==> trial 9: inputs <==
## Topmodule
module Topmodule(
    input wire Clk,
    input wire Data,
    input wire Reset,
    input wire En,
    output reg Out
    );
Settings: LEC_CHECK=0, CAP_MARGIN=20, CORE_MARGIN=2, CORE_UTILIZATION=40, CTS_CLUSTER_SIZE=100, GPL_TIMING_DRIVEN=0, MAX_ROUTING_LAYER=met4, PLACE_DENSITY_LB_ADDON=0.11, SETUP_SLACK_MARGIN=1.86, SLEW_MARGIN=30, TNS_END_PERCENT=65; clock period 11.4 ns.
run.sh (not shown) runs the stock make flow with config.mk's settings and CLKGATE_MAP_FILE=.
==> inputs of trial 45, as changes to trial 9 <==
ABC_AREA = 1   (was unset)
CAP_MARGIN = 5   (was 20)
CORE_UTILIZATION = 71   (was 40)
CTS_CLUSTER_DIAMETER = 220   (was unset)
CTS_CLUSTER_SIZE = 17   (was 100)
GPL_TIMING_DRIVEN = unset   (was 0)
PLACE_DENSITY_LB_ADDON = unset   (was 0.11)
SETUP_SLACK_MARGIN = 1.88   (was 1.86)
SLEW_MARGIN = 20   (was 30)
TNS_END_PERCENT = unset   (was 65)
==> flow/constraint.sdc (replaced) <==
create_clock -name core_clock -period 9.68 [get_ports {Clk}]
set_input_delay 1.9360 -clock core_clock [delete_from_list [all_inputs] [get_ports {Clk}]]
set_output_delay 1.9360 -clock core_clock [all_outputs]
set_load 0.01 [all_outputs]
==> inputs of trial 57, as changes to trial 9 <==
CAP_MARGIN = 40   (was 20)
CELL_PAD_IN_SITES_GLOBAL_PLACEMENT = 2   (was unset)
CORE_UTILIZATION = 37   (was 40)
CTS_CLUSTER_DIAMETER = 172   (was unset)
CTS_CLUSTER_SIZE = unset   (was 100)
GPL_TIMING_DRIVEN = unset   (was 0)
HOLD_SLACK_MARGIN = 0.04   (was unset)
MAX_ROUTING_LAYER = unset   (was met4)
PLACE_DENSITY = 0.36   (was unset)
PLACE_DENSITY_LB_ADDON = unset   (was 0.11)
SETUP_SLACK_MARGIN = -0.66   (was 1.86)
SLEW_MARGIN = 20   (was 30)
TNS_END_PERCENT = unset   (was 65)
==> flow/constraint.sdc (replaced) <==
create_clock -name core_clock -period 8.33 [get_ports {Clk}]
set_input_delay 1.6660 -clock core_clock [delete_from_list [all_inputs] [get_ports {Clk}]]
set_output_delay 1.6660 -clock core_clock [all_outputs]
set_load 0.01 [all_outputs]
==> inputs of trial 72, as changes to trial 9 <==
CTS_CLUSTER_SIZE = unset   (was 100)
GPL_TIMING_DRIVEN = unset   (was 0)
MAX_ROUTING_LAYER = unset   (was met4)
PLACE_DENSITY_LB_ADDON = unset   (was 0.11)
SETUP_SLACK_MARGIN = 0.91   (was 1.86)
SLEW_MARGIN = 20   (was 30)
TNS_END_PERCENT = unset   (was 65)
==> flow/constraint.sdc (replaced) <==
create_clock -name core_clock -period 11.2 [get_ports {Clk}]
set_input_delay 2.2400 -clock core_clock [delete_from_list [all_inputs] [get_ports {Clk}]]
set_output_delay 2.2400 -clock core_clock [all_outputs]
set_load 0.01 [all_outputs]
==> flow_summary.ini <==
; yosys + openroad results
[outcome]
status = complete, but fails checks
check.faults = negative setup slack

[final_timing]
setup_viol = 1
worst_slack_ps = -891

[worst_setup_path]
crit_top_cell = fa_1

[placement]
dpl_worst_slack_ps = -1140
the above is filed under trial 57

==> flow_summary.ini <==
; yosys + openroad results
[final_timing]
setup_viol = 0
worst_slack_ps = 1470

[worst_setup_path]
worstPathRequired_ps = 11770
crit_top_cell = inv_1

[outcome]
status = finished clean
the above is filed under trial 72

==> flow_summary.ini <==
; yosys + openroad results
[placement]
dpl_worst_slack_ps = -134

[worst_setup_path]
crit_top_cell = nand2_2

[outcome]
status = finished clean

[final_timing]
setup_viol = 0

[worst_hold_path]
worstHoldPathCells = 2
the above is filed under trial 45

==> flow_summary.ini <==
; yosys + openroad results
[worst_setup_path]
crit_top_cell = fa_1

[placement]
dpl_worst_slack_ps = 521

[outcome]
status = finished clean

[final_timing]
worst_slack_ps = 1760
setup_viol = 0
the above is filed under trial 9


==> quartz <==
Topmodule again, from the RTL that the note above started with.
==> flow/config.mk <==
export PLATFORM = sky130hd
export DESIGN_NAME = Topmodule
export DESIGN_NICKNAME = Topmodule
export VERILOG_FILES = /design/flow/design.v
export SDC_FILE = /design/flow/constraint.sdc
export NUM_CORES = 4
export LEC_CHECK = 0
export ABC_AREA = 1
export CAP_MARGIN = 40
export CELL_PAD_IN_SITES_DETAIL_PLACEMENT = 1
export CELL_PAD_IN_SITES_GLOBAL_PLACEMENT = 2
export CORE_MARGIN = 4
export CORE_UTILIZATION = 40
export CTS_CLUSTER_SIZE = 32
export GPL_TIMING_DRIVEN = 0
export HOLD_SLACK_MARGIN = 0.23
export MAX_ROUTING_LAYER = met4
export MIN_ROUTING_LAYER = met2
export PLACE_DENSITY_LB_ADDON = 0.11
export SETUP_SLACK_MARGIN = 1.86
export SLEW_MARGIN = 30
export TNS_END_PERCENT = 65
==> flow/constraint.sdc <==
create_clock -name core_clock -period 11.4 [get_ports {Clk}]
set_input_delay 2.2800 -clock core_clock [delete_from_list [all_inputs] [get_ports {Clk}]]
set_output_delay 2.2800 -clock core_clock [all_outputs]
set_load 0.01 [all_outputs]
==> onyx (differences from quartz) <==
==> flow/config.mk (replaced) <==
export PLATFORM = sky130hd
export DESIGN_NAME = Topmodule
export DESIGN_NICKNAME = Topmodule
export VERILOG_FILES = /design/flow/design.v
export SDC_FILE = /design/flow/constraint.sdc
export NUM_CORES = 4
export LEC_CHECK = 0
export ABC_AREA = 1
export CAP_MARGIN = 20
export CORE_MARGIN = 2
export CORE_UTILIZATION = 72
export SLEW_MARGIN = 20
==> flow/constraint.sdc (replaced) <==
create_clock -name core_clock -period 10.2 [get_ports {Clk}]
set_input_delay 2.0400 -clock core_clock [delete_from_list [all_inputs] [get_ports {Clk}]]
set_output_delay 2.0400 -clock core_clock [all_outputs]
set_load 0.01 [all_outputs]
==> comparison table <==
Remaining max-slew budget at the tightest pin: quartz 35.5%; onyx 23.4%
Combinational gate area: quartz 27400 µm²; onyx 27400 µm²
Iteration count of the initial detailed-routing pass: quartz 17; onyx 8
Combinational Power: quartz 0.104 mW; onyx 0.0726 mW
Detailed Route WL: quartz 212000 µm; onyx 133000 µm
Uppermost signal routing layer after detailed routing: quartz met4; onyx met5
Transition time at the pin with the least slew margin: quartz 0.967 ns; onyx 1.15 ns
Reported net switching power: quartz 1.55 mW; onyx 1.39 mW
Number of clock-tree buffers in the layout: quartz 136; onyx 118
Largest net degree at the start of global routing: quartz 14; onyx 102
Net total in the final layout: quartz 7628; onyx 7226
Fillers: quartz 15600; onyx 5129
Number of antenna violations at the first check in global routing: quartz 0; onyx 1
Iteration-0 DRC Markers: quartz 16200; onyx 5953
Run status: quartz timing/DRC/antenna clean; onyx timing/DRC/antenna clean
Mean number of vias per cell: quartz 8.04; onyx 6.20
Data buffer area share: quartz 4.15%; onyx 1.25%
Maximum fanout along the worst path: quartz 4; onyx 5
Switching fraction of total power: quartz 24.6%; onyx 21.6%
Die boundary width: quartz 353 µm; onyx 261 µm
Share of the clock period used by the worst path after layout: quartz 89.1%; onyx 94.5%
Clock period minus worst slack: quartz 10.16 ns; onyx 9.64 ns
Worst vdd rail ir drop: quartz 0.123 mV; onyx 0.140 mV
Beginning of the critical path: quartz deinterleaved.deinterleaver.counter[0]; onyx deinterleaved.deinterleaver.counter[1]
Post-route cell area: quartz 54100 µm²; onyx 51200 µm²

==> job 7089 <==
Starting RTL as in the previous note.
clock: 16.3 ns
lec_check: 0
cap_margin: 20
cell_pad_in_sites_global_placement: 0
core_margin: 5
core_utilization: 67
cts_cluster_diameter: 235
gpl_routability_driven: 1
gpl_timing_driven: 0
max_routing_layer: met4
min_routing_layer: met2
place_density_lb_addon: 0.06
setup_slack_margin: -1.39
slew_margin: 15
==> job 1692: changes against job 7089 <==
==> flow/config.mk (replaced) <==
export PLATFORM = sky130hd
export DESIGN_NAME = Topmodule
export DESIGN_NICKNAME = Topmodule
export VERILOG_FILES = /design/flow/design.v
export SDC_FILE = /design/flow/constraint.sdc
export NUM_CORES = 4
export LEC_CHECK = 0
export CAP_MARGIN = 15
export CORE_MARGIN = 2
export CORE_UTILIZATION = 72
export CTS_CLUSTER_DIAMETER = 278
export SETUP_SLACK_MARGIN = 1.92
export SLEW_MARGIN = 20
==> flow/constraint.sdc (replaced) <==
create_clock -name core_clock -period 7.63 [get_ports {Clk}]
set_input_delay 1.5260 -clock core_clock [delete_from_list [all_inputs] [get_ports {Clk}]]
set_output_delay 1.5260 -clock core_clock [all_outputs]
set_load 0.01 [all_outputs]
==> job 8171: changes against job 7089 <==
==> flow/config.mk (replaced) <==
export PLATFORM = sky130hd
export DESIGN_NAME = Topmodule
export DESIGN_NICKNAME = Topmodule
export VERILOG_FILES = /design/flow/design.v
export SDC_FILE = /design/flow/constraint.sdc
export NUM_CORES = 4
export LEC_CHECK = 0
export CAP_MARGIN = 20
export CORE_MARGIN = 2
export CORE_UTILIZATION = 40
export CTS_CLUSTER_SIZE = 100
export GPL_TIMING_DRIVEN = 0
export MAX_ROUTING_LAYER = met4
export PLACE_DENSITY_LB_ADDON = 0.08
export SETUP_SLACK_MARGIN = 1.5
export SLEW_MARGIN = 20
export TNS_END_PERCENT = 65
==> flow/constraint.sdc (replaced) <==
create_clock -name core_clock -period 11.4 [get_ports {Clk}]
set_input_delay 2.2800 -clock core_clock [delete_from_list [all_inputs] [get_ports {Clk}]]
set_output_delay 2.2800 -clock core_clock [all_outputs]
set_load 0.01 [all_outputs]
==> comparison table <==
|  | job 1692 | job 8171 | job 7089 |
|---|---|---|---|
| Met2 wirelength from detailed routing | 57.9 mm | 71.5 mm | - |
| Count of final setup violators | 1 | 0 | - |
| Number of stages on the worst hold path | 1 | 1 | - |
| Clock tree from TritonCTS | done | done | - |
| Crit path launch type | register | register | - |
| Fraction of area in registers | 31.3% | 30.2% | - |
| M1 wire length | 52.5 mm | 71.6 mm | - |
| Row Count | 92 | 124 | 96 |
| Post-layout minimum cycle time | 9.65 ns | 9.59 ns | - |
| Post-layout utilization of the core | 79.2% | 45.3% | - |
| Critical hold path startpoint | Scrambler.scrambler.seed[5] | Scrambler.scrambler.seed[0] | - |
| Number of non-clock inverters | 143 | 143 | - |
| VDD IR max | 0.000199 V | 0.000115 V | - |
| Result of the run | finished with violations | finished clean | stopped before the end |
| Stage where the flow stopped | - | - | global routing |
| Violated checks | negative setup slack | - | - |
| Clock Pin Slew Worst Setup and Hold Paths | 0.06 ns | 0.06 ns | - |
| Worst Hold Margin | 0.413 ns | 0.409 ns | - |
| Launching instance or port of the critical path | deinterleaved.deinterleaver.counter[0] | deinterleaved.deinterleaver.counter[1] | - |
| Number of filler cells placed in the layout | 4569 | 11600 | - |
Power figures rest on the tool's default switching activity, not on a simulated workload.
